## axi_gpio_expanded
module axi_gpio_expanded
#(
    parameter C_ALL_INPUTS        = 0,             
    parameter C_ALL_OUTPUTS       = 0,             
    parameter C_GPIO_WIDTH        = 32,            
    parameter C_DOUT_DEFAULT      = 32'h00000000,  
    parameter C_TRI_DEFAULT       = 32'hFFFFFFFF,  
    parameter C_IS_DUAL           = 1,             
    parameter C_ALL_INPUTS_2      = 0,             
    parameter C_ALL_OUTPUTS_2     = 0,             
    parameter C_GPIO2_WIDTH       = 32,            
    parameter C_DOUT_DEFAULT_2    = 32'h00000000,  
    parameter C_TRI_DEFAULT_2     = 32'hFFFFFFFF,  
    parameter C_INTERRUPT_PRESENT = 1              
)
(
    input logic ACLK,     
    input logic ARESETn,  
    input  logic              [8:2] AWADDR,    
    input  logic              [2:0] AWPROT,    
    input  logic                    AWVALID,   
    output logic                    AWREADY,   
    input  logic             [31:0] WDATA,   
  ...
clock: 1.73 ns
lec_check: 0
abc_area: 0
cap_margin: 20
cell_pad_in_sites_detail_placement: 0
cell_pad_in_sites_global_placement: 0
core_aspect_ratio: 1.01
core_margin: 2
core_utilization: 70
cts_cluster_size: 33
gpl_routability_driven: 1
gpl_timing_driven: 1
max_routing_layer: met5
slew_margin: 20
run.sh (not shown) runs the stock make flow with config.mk's settings and CLKGATE_MAP_FILE=.
The first run never finished: it broke off in clock tree synthesis, error DPL-0038.
Change:
CORE_ASPECT_RATIO = 0.51   (was 1.01)
CORE_UTILIZATION = 46   (was 70)
CTS_CLUSTER_SIZE = default   (was 33)
GPL_ROUTABILITY_DRIVEN = 0   (was 1)
GPL_TIMING_DRIVEN = 0   (was 1)
PLACE_DENSITY_LB_ADDON = 0.09   (was default)
clock period = 2.25 ns   (was 1.73 ns; I/O delays follow)
Effect:
- With this change the flow ran to the end with no violations
- synthesized cell count stays the same
- area after synthesis is unchanged
- die area is higher by well over a third
Change:
ABC_AREA = default   (was 0)
CELL_PAD_IN_SITES_DETAIL_PLACEMENT = default   (was 0)
CELL_PAD_IN_SITES_GLOBAL_PLACEMENT = default   (was 0)
CORE_ASPECT_RATIO = default   (was 0.51)
CORE_UTILIZATION = 63   (was 46)
GPL_ROUTABILITY_DRIVEN = default   (was 0)
GPL_TIMING_DRIVEN = default   (was 0)
MAX_ROUTING_LAYER = default   (was met5)
PLACE_DENSITY_LB_ADDON = default   (was 0.09)
clock period = 6.61 ns   (was 2.25 ns; I/O delays follow)
- register-to-register slack improves by 4.1 ns
- wire length goes down by 5.4%
- sequential power goes down by 66%
- sequential share of layout area goes up by 0.56 points
- clock power goes down by 62%
Change:
HOLD_SLACK_MARGIN = -0.09   (was default)
SETUP_SLACK_MARGIN = -0.13   (was default)
TNS_END_PERCENT = 5   (was default)
clock period = 1.69 ns   (was 6.61 ns; I/O delays follow)
This time the run ran to the end with violations: setup timing.
Clock power came out higher to 3.8 times its value.
Cell area came out higher by 5.7%.
Clock-buffer cell count came out lower by 4.
Die size is unchanged.
Area after synthesis stays the same.
Via count came out higher by 20%.
Register-to-register slack loses 4.8 ns.
First-iteration DRC count came out higher by 100%.
Change:
CORE_UTILIZATION = 59   (was 63)
CTS_CLUSTER_SIZE = 38   (was default)
HOLD_SLACK_MARGIN = 0.29   (was -0.09)
SETUP_SLACK_MARGIN = default   (was -0.13)
TNS_END_PERCENT = default   (was 5)
After rerunning: The changed run finished with setup timing left; sequential cell count does not change; worst setup slack gets better by 0.38 ns; global-route usage goes down by 0.32 points; non-clock buffer count goes up by 62; cell area goes up by 4.4%; utilization goes down by 2.8 points; sequential power is about the same; clock power goes down by 11%; area after synthesis stays the same; clock skew goes down by 0.0033 ns; first-iteration DRC count goes down by 40%.

== garnet ==
axi_gpio_expanded again, from the RTL that the note above started with.
// axi_gpio_expanded
module axi_gpio_expanded
#(
    parameter C_ALL_INPUTS        = 0,             
    parameter C_ALL_OUTPUTS       = 0,             
    parameter C_GPIO_WIDTH        = 32,            
    parameter C_DOUT_DEFAULT      = 32'h00000000,  
    parameter C_TRI_DEFAULT       = 32'hFFFFFFFF,  
    parameter C_IS_DUAL           = 1,             
    parameter C_ALL_INPUTS_2      = 0,             
    parameter C_ALL_OUTPUTS_2     = 0,             
    parameter C_GPIO2_WIDTH       = 32,            
    parameter C_DOUT_DEFAULT_2    = 32'h00000000,  
    parameter C_TRI_DEFAULT_2     = 32'hFFFFFFFF,  
    parameter C_INTERRUPT_PRESENT = 1              
)
(
    input logic ACLK,     
    input logic ARESETn,  
    input  logic              [8:2] AWADDR,    
    input  logic              [2:0] AWPROT,    
    input  logic                    AWVALID,   
    output logic                    AWREADY,   
    input  logic             [31:0] WDATA,   
    input  logic              [3:0] WSTRB,   
    input  logic                    WVALID,  
    output logic                    WREADY,  
    output logic              [1:0] BRESP,   
    output logic                    BVALID,  
    input  logic                    BREADY,  
    input  logic              [8:2] ARADDR,    
    input  logic              [2:0] ARPROT,    
    input  logic                    ARVALID,   
    output logic                    ARREADY,   
    output logic             [31:0] RDATA,   
    output logic              [1:0] RRESP,   
    output logic                    RVALID,  
    input  logic                    RREADY,  
    output logic ip2intc_irpt,                    
    input  logic  [C_GPIO_WIDTH-1:0] gpio_io_i,   
    output logic  [C_GPIO_WIDTH-1:0] gpio_io_o,   
    output logic  [C_GPIO_WIDTH-1:0] gpio_io_t,   
    input  logic [C_GPIO2_WIDTH-1:0] gpio2_io_i,  
    output logic [C_GPIO2_WIDTH-1:0] gpio2_io_o,  
    output logic [C_GPIO2_WIDTH-1:0] gpio2_io_t   
);
make LEC_CHECK=0 CAP_MARGIN=20 CELL_PAD_IN_SITES_DETAIL_PLACEMENT=0 CELL_PAD_IN_SITES_GLOBAL_PLACEMENT=3 CORE_ASPECT_RATIO=1.56 CORE_MARGIN=2 CORE_UTILIZATION=65 CTS_CLUSTER_DIAMETER=125 GPL_TIMING_DRIVEN=1 HOLD_SLACK_MARGIN=0.18 PLACE_DENSITY_LB_ADDON=0.1 SETUP_SLACK_MARGIN=-0.18 SLEW_MARGIN=10 TNS_END_PERCENT=60 finish   # period 3.42 ns
garnet did not run to completion, as it errored out during global placement without I/O (3_1_place_gp_skip_io).
--- input diff garnet..cedar ---
Settings: removing CORE_ASPECT_RATIO (formerly 1.56); removing GPL_TIMING_DRIVEN (formerly 1); removing PLACE_DENSITY_LB_ADDON (formerly 0.1); removing HOLD_SLACK_MARGIN (formerly 0.18); removing CELL_PAD_IN_SITES_DETAIL_PLACEMENT (formerly 0); removing CELL_PAD_IN_SITES_GLOBAL_PLACEMENT (formerly 3); changing SLEW_MARGIN from 10 to 20; removing CTS_CLUSTER_DIAMETER (formerly 125); removing TNS_END_PERCENT (formerly 60); setting CTS_CLUSTER_SIZE to 62 for the first time; removing SETUP_SLACK_MARGIN (formerly -0.18); changing CORE_UTILIZATION from 65 to 66; changing the clock period (ns, I/O delays scaled along) from 3.42 to 4.09.
==> results <==
Looking at overall chip area, cedar sits about 1.6% lower than garnet does.
Synthesized cell count came out exactly the same in garnet and cedar.
garnet and cedar: one clean run, cedar; the rest did not finish clean.
In the summary table, garnet is marked failed, with error FLW-0024 raised in global placement without I/O (3_1_place_gp_skip_io).
garnet has a higher area of the core region than cedar.
Summary — fraction of the core area occupied by cells at floorplan, cedar relative to garnet: higher, by 1.1 points.
Modified inputs, sierra compared to cedar
Settings: CORE_UTILIZATION: 66 -> 65; CTS_CLUSTER_SIZE: 62 -> 33; the clock period (ns, I/O delays scaled along): 4.09 -> 1.69.
Of cedar and sierra, just one finished clean: cedar.
| core area | sierra vs cedar | 1.1% higher |
Per the comparison of sierra with cedar, post-placement setup slack decreased by 1.81 ns relative to the old numbers.
Input changes introduced in violet (baseline for comparison: sierra):
Settings: SETUP_SLACK_MARGIN newly set to -0.13; CTS_CLUSTER_SIZE removed (was 33); CORE_UTILIZATION changed from 65 to 61.
Results
Tool error DPL-0038 stopped sierra during global routing (5_1_grt); no final results.
To summarise violet: no stage aborted, but the layout did not pass its checks, failing on negative setup slack.
Between violet and sierra, number of instances in the placed design is higher for violet, sierra comes in under that.
Comparing cell area reported after detailed placement for violet and sierra, the bigger number came from violet.
Per the comparison of violet with sierra, worst slack at placement rose 0.15 ns; cell row count rose 4.3%; number of hold buffers added after cts about even.
Number of standard cells after synthesis came out exactly the same in violet and sierra.
Comparing sierra against violet, there is no change at all in post-synth area from yosys stat.
Routability congestion estimate shrinks by a few percent when moving from sierra to violet.
Compared with sierra, violet shows a die footprint that is about 6% higher.
TritonCTS buffer count: violet vs sierra up 1
### violet -> tundra
Settings: a change of CORE_UTILIZATION from 61 to 40; a deleted SETUP_SLACK_MARGIN that had been -0.13; a change of the clock period (ns, I/O delays scaled along) from 1.69 to 3.04.
[summary]
tundra: full flow OK, the timing, DRC and antenna checks passed. Of violet and tundra, the run reporting the higher non-clock buffer count was violet. Compared to violet, tundra has overall global routing resource usage 15 points lower. Diff violet -> tundra | clock power | down by more than a quarter. | utilization after layout | lower: tundra |. Sequential cell fraction of total power: violet and tundra compared, higher one is violet. Delta (tundra minus violet): chip footprint up 9400 um2; wire length of the first global-routing pass down 7.7%; remaining design rule violation count closely matched the old numbers. Compared with violet, tundra shows count of clock buffers in the final design higher by 11.
[inputs] amber vs tundra
Settings: putting CTS_CLUSTER_SIZE at 20 where nothing was set; swapping 40 for 68 in CORE_UTILIZATION; swapping 3.04 for 1.99 in the clock period (ns, I/O delays scaled along).
==> comparison <==
- Core region area (amber / tundra): 0.58
- The number of enable-type register cells in the synthesized netlist on amber is in line with that on tundra.
- Run status, amber: aborted in global routing (5_1_grt), error GRT-0116
- Going from tundra to amber, number of placement rows shrinks by 14.
- Comparing tundra against amber, there is no change at all in post-synthesis cell count.
- Relative to tundra, the number of buffers added by the clock tree synthesis step of amber is lower by 18%.
- Delta (amber minus tundra): die size dropped about 40%, horizontal die size now sits lower, post-synthesis chip area from yosys roughly the same, post-detailed-placement half-perimeter wirelength climbed 5.5%.
Power figures rest on the tool's default switching activity, not on a simulated workload.
